==> trial 19: inputs <==
## riscv
module riscv #(
    parameter logic[31:0] BootVector = 32'h0000_0000
)(
    input logic clk,
    input logic reset,
    output logic halted,
    input logic unhalt,
    output logic[31:0] i_addr,
    input logic[31:0] i_data,
    output logic[31:0] d_addr,
    output logic[31:0] d_wdata,
    output logic[3:0] d_wstrb,
    input logic[31:0] d_rdata
);
Settings: LEC_CHECK=0, CAP_MARGIN=15, CORE_MARGIN=2, CORE_UTILIZATION=70, CTS_CLUSTER_SIZE=14, SLEW_MARGIN=20; clock period 5.29 ns.
run.sh (not shown) runs the stock make flow with config.mk's settings and CLKGATE_MAP_FILE=.
==> inputs of build 83, as changes to trial 19 <==
--- a/flow/config.mk
+++ b/flow/config.mk
@@ -7,6 +7,8 @@
 export LEC_CHECK = 0
-export CAP_MARGIN = 15
-export CORE_MARGIN = 2
-export CORE_UTILIZATION = 70
-export CTS_CLUSTER_SIZE = 14
+export CAP_MARGIN = 20
+export CELL_PAD_IN_SITES_GLOBAL_PLACEMENT = 3
+export CORE_MARGIN = 10
+export CORE_UTILIZATION = 32
+export GPL_TIMING_DRIVEN = 0
+export MAX_ROUTING_LAYER = met4
 export SLEW_MARGIN = 20
==> flow/constraint.sdc (replaced) <==
create_clock -name core_clock -period 7.5 [get_ports {clk}]
set_input_delay 1.5000 -clock core_clock [delete_from_list [all_inputs] [get_ports {clk}]]
set_output_delay 1.5000 -clock core_clock [all_outputs]
set_load 0.01 [all_outputs]
==> comparison <==
- Build 83 went through all stages and came out clean. Trial 19 did not get past 5_1_grt.
- Against trial 19, the die size of build 83 is higher by about 130%.
- In synthesized area, trial 19 and build 83 do not differ.
- Synthesized cell count is the same in trial 19 and build 83.

* * *

==> run A: inputs <==
riscv again, from the RTL that the note above started with.
// riscv
module riscv #(
    parameter logic[31:0] BootVector = 32'h0000_0000
)(
    input logic clk,
    input logic reset,
    output logic halted,
    input logic unhalt,
    output logic[31:0] i_addr,
    input logic[31:0] i_data,
    output logic[31:0] d_addr,
    output logic[31:0] d_wdata,
    output logic[3:0] d_wstrb,
    input logic[31:0] d_rdata
);
clock: 5.31 ns
lec_check: 0
cap_margin: 25
cell_pad_in_sites_detail_placement: 0
cell_pad_in_sites_global_placement: 0
core_margin: 2
core_utilization: 66
cts_cluster_diameter: 60
cts_cluster_size: 17
gpl_routability_driven: 1
gpl_timing_driven: 1
min_routing_layer: met1
setup_slack_margin: 1.38
slew_margin: 25
tns_end_percent: 80
==> run F: changes against run A <==
Settings changed: CELL_PAD_IN_SITES_GLOBAL_PLACEMENT 0 to 2, CORE_UTILIZATION 66 to 19, CTS_CLUSTER_SIZE 17 to 82, GPL_ROUTABILITY_DRIVEN 1 to 0, GPL_TIMING_DRIVEN 1 to 0, PLACE_DENSITY_LB_ADDON from default to 0.26, SETUP_SLACK_MARGIN 1.38 to 0.6.
==> flow/constraint.sdc (replaced) <==
create_clock -name core_clock -period 7.0 [get_ports {clk}]
set_input_delay 1.4000 -clock core_clock [delete_from_list [all_inputs] [get_ports {clk}]]
set_output_delay 1.4000 -clock core_clock [all_outputs]
set_load 0.01 [all_outputs]
==> run B: changes against run A <==
Settings changed: CAP_MARGIN 25 to 20, CELL_PAD_IN_SITES_DETAIL_PLACEMENT 0 to default, CELL_PAD_IN_SITES_GLOBAL_PLACEMENT 0 to default, CORE_UTILIZATION 66 to 58, CTS_CLUSTER_DIAMETER 60 to default, CTS_CLUSTER_SIZE 17 to default, GPL_ROUTABILITY_DRIVEN 1 to default, GPL_TIMING_DRIVEN 1 to default, MIN_ROUTING_LAYER met1 to default, SETUP_SLACK_MARGIN 1.38 to 1.51, SLEW_MARGIN 25 to 20, TNS_END_PERCENT 80 to default.
==> flow/constraint.sdc (replaced) <==
create_clock -name core_clock -period 5.44 [get_ports {clk}]
set_input_delay 1.0880 -clock core_clock [delete_from_list [all_inputs] [get_ports {clk}]]
set_output_delay 1.0880 -clock core_clock [all_outputs]
set_load 0.01 [all_outputs]
==> run R: changes against run A <==
Settings changed: ABC_AREA from default to 1, CAP_MARGIN 25 to 20, CELL_PAD_IN_SITES_DETAIL_PLACEMENT 0 to default, CELL_PAD_IN_SITES_GLOBAL_PLACEMENT 0 to default, CORE_ASPECT_RATIO from default to 1.33, CORE_UTILIZATION 66 to 59, CTS_CLUSTER_DIAMETER 60 to default, CTS_CLUSTER_SIZE 17 to default, GPL_ROUTABILITY_DRIVEN 1 to default, GPL_TIMING_DRIVEN 1 to default, MIN_ROUTING_LAYER met1 to default, SETUP_SLACK_MARGIN 1.38 to default, SLEW_MARGIN 25 to 20, TNS_END_PERCENT 80 to default.
==> flow/constraint.sdc (replaced) <==
create_clock -name core_clock -period 4.56 [get_ports {clk}]
set_input_delay 0.9120 -clock core_clock [delete_from_list [all_inputs] [get_ports {clk}]]
set_output_delay 0.9120 -clock core_clock [all_outputs]
set_load 0.01 [all_outputs]
==> comparison table <==
| metric | run F | run A | run B | run R |
|---|---|---|---|---|
| Outcome | complete, no violations | aborted with a tool error | complete, but fails checks | complete, but fails checks |
| Last stage reached | - | 5_1_grt | - | - |
| Layout check failures | - | - | negative setup slack | negative setup slack |
| Detailed Route WL | 394.7 mm | - | 300.3 mm | 332.8 mm |
| Number of logic stages on the critical path including buffering | 23 | - | 27 | 35 |
| R2r setup slk | 0.42 ns | - | -0.45 ns | -0.34 ns |
| Post-Place Worst Slack | -2.516 ns | -1.192 ns | -0.7971 ns | -0.7160 ns |
| Combinational group share of total power | 0.354 | - | 0.384 | 0.425 |
| Repair and plain buffers | 916 | - | 1125 | 1048 |
| Placer's final routability congestion estimate | - | 1.054 | 1.046 | 1.112 |
| Tally of unique sky130hd cells used after synthesis | 111 | 111 | 111 | 65 |
| Total leakage power | 0.03272 uW | - | 0.03385 uW | 0.03660 uW |
| Routed len/inst | 34.31 um | - | 37.46 um | 29.50 um |
| Critical path class | flop to flop | - | flop to flop | flop to flop |
| Worst Hold Class | flop to flop | - | flop to flop | flop to flop |
| Clock group total power | 9010 uW | - | 10100 uW | 12200 uW |
| Number of instances in the placed design | 11080 | 7408 | 7603 | 10950 |
| Final design utilization | 0.2424 | - | 0.7193 | 0.7085 |
| Period utilization | 0.9407 | - | 1.082 | 1.075 |
| Worst Hold End | de_reg.flope.q[26] | - | de_reg.flope.q[3] | de_reg.flope.q[9] |
| Overall power consumption | 31540 uW | - | 39970 uW | 52840 uW |
| Die outline area | 416900 um2 | 121300 um2 | 137800 um2 | 138200 um2 |
| Sequential cells | 1472 | - | 1472 | 1472 |
| Number of setup buffers added after CTS | 90 | 129 | 74 | 10 |

* * *

==> wip/onyx: inputs <==
Starting RTL as in the previous note.
Design riscv, start of the top module:
module riscv #(
    parameter logic[31:0] BootVector = 32'h0000_0000
)(
    input logic clk,
    input logic reset,
    output logic halted,
    input logic unhalt,
    output logic[31:0] i_addr,
    input logic[31:0] i_data,
    output logic[31:0] d_addr,
    output logic[31:0] d_wdata,
    output logic[3:0] d_wstrb,
    input logic[31:0] d_rdata
);
export LEC_CHECK = 0
export CAP_MARGIN = 20
export CORE_MARGIN = 2
export CORE_UTILIZATION = 58
export HOLD_SLACK_MARGIN = -0.08
export MAX_ROUTING_LAYER = met4
export SETUP_SLACK_MARGIN = 1.51
export SLEW_MARGIN = 20
export TNS_END_PERCENT = 5
create_clock -name core_clock -period 5.44 [get_ports {clk}]
==> inputs of wip/nickel, as changes to wip/onyx <==
==> flow/config.mk (replaced) <==
export PLATFORM = sky130hd
export DESIGN_NAME = riscv
export DESIGN_NICKNAME = riscv
export VERILOG_FILES = /design/flow/design.v
export SDC_FILE = /design/flow/constraint.sdc
export NUM_CORES = 4
export LEC_CHECK = 0
export CAP_MARGIN = 20
export CELL_PAD_IN_SITES_DETAIL_PLACEMENT = 2
export CORE_MARGIN = 2
export CORE_UTILIZATION = 40
export CTS_CLUSTER_DIAMETER = 191
export MAX_ROUTING_LAYER = met4
export SETUP_SLACK_MARGIN = 2.78
export SLEW_MARGIN = 40
==> flow/constraint.sdc (replaced) <==
create_clock -name core_clock -period 10.0 [get_ports {clk}]
set_input_delay 2.0000 -clock core_clock [delete_from_list [all_inputs] [get_ports {clk}]]
set_output_delay 2.0000 -clock core_clock [all_outputs]
set_load 0.01 [all_outputs]
==> inputs of wip/ember, as changes to wip/onyx <==
==> flow/config.mk (replaced) <==
export PLATFORM = sky130hd
export DESIGN_NAME = riscv
export DESIGN_NICKNAME = riscv
export VERILOG_FILES = /design/flow/design.v
export SDC_FILE = /design/flow/constraint.sdc
export NUM_CORES = 4
export LEC_CHECK = 0
export CAP_MARGIN = 5
export CORE_MARGIN = 2
export CORE_UTILIZATION = 70
export CTS_CLUSTER_SIZE = 37
export SLEW_MARGIN = 20
==> flow/constraint.sdc (replaced) <==
create_clock -name core_clock -period 5.29 [get_ports {clk}]
set_input_delay 1.0580 -clock core_clock [delete_from_list [all_inputs] [get_ports {clk}]]
set_output_delay 1.0580 -clock core_clock [all_outputs]
set_load 0.01 [all_outputs]
==> inputs of wip/raven, as changes to wip/onyx <==
==> flow/config.mk (replaced) <==
export PLATFORM = sky130hd
export DESIGN_NAME = riscv
export DESIGN_NICKNAME = riscv
export VERILOG_FILES = /design/flow/design.v
export SDC_FILE = /design/flow/constraint.sdc
export NUM_CORES = 4
export LEC_CHECK = 0
export CAP_MARGIN = 10
export CORE_MARGIN = 2
export CORE_UTILIZATION = 66
export CTS_CLUSTER_SIZE = 40
export SETUP_SLACK_MARGIN = -0.42
export SLEW_MARGIN = 20
==> flow/constraint.sdc (replaced) <==
create_clock -name core_clock -period 4.63 [get_ports {clk}]
set_input_delay 0.9260 -clock core_clock [delete_from_list [all_inputs] [get_ports {clk}]]
set_output_delay 0.9260 -clock core_clock [all_outputs]
set_load 0.01 [all_outputs]
==> results <==
Run status: wip/onyx failed layout checks; wip/raven aborted with a tool error; wip/nickel timing/DRC/antenna clean; wip/ember aborted with a tool error
Failing step: wip/onyx -; wip/raven global routing; wip/nickel -; wip/ember global routing
Layout check failures: wip/onyx setup timing; wip/raven -; wip/nickel -; wip/ember -
Endpoint type of the worst setup path: wip/onyx flop; wip/raven -; wip/nickel flop; wip/ember -
Sw frac: wip/onyx 0.349; wip/raven -; wip/nickel 0.367; wip/ember -
Number of design-rule violations left by the first detailed-router iteration: wip/onyx 10300; wip/raven -; wip/nickel 9080; wip/ember -
Total half-perimeter wirelength after legalization and detailed placement: wip/onyx 201000 µm; wip/raven 238000 µm; wip/nickel 230000 µm; wip/ember 274000 µm
DIE AREA: wip/onyx 138000 µm²; wip/raven 121000 µm²; wip/nickel 199000 µm²; wip/ember 114000 µm²
Later-pin clock latency in the skew report: wip/onyx 820 ps; wip/raven -; wip/nickel 850 ps; wip/ember -
Footprint of the multi-input gates: wip/onyx 33800 µm²; wip/raven -; wip/nickel 32600 µm²; wip/ember -
Clk_buf instances: wip/onyx 183; wip/raven -; wip/nickel 211; wip/ember -
Placement Cell Area: wip/onyx 87600 µm²; wip/raven 88600 µm²; wip/nickel 83200 µm²; wip/ember 87400 µm²
Biggest Area Class: wip/onyx flip-flops and latches; wip/raven -; wip/nickel flip-flops and latches; wip/ember -
Max Used Layer: wip/onyx met4; wip/raven -; wip/nickel met4; wip/ember -
Worst EP arrival: wip/onyx 6690 ps; wip/raven -; wip/nickel 7950 ps; wip/ember -
Met2 routed WL: wip/onyx 138000 µm; wip/raven -; wip/nickel 166000 µm; wip/ember -
Diode insertion count for antenna repair: wip/onyx 8; wip/raven -; wip/nickel 16; wip/ember -
Met3 wire length: wip/onyx 43000 µm; wip/raven -; wip/nickel 39100 µm; wip/ember -
No activity file was given, so power comes from the tool's default toggle rates.
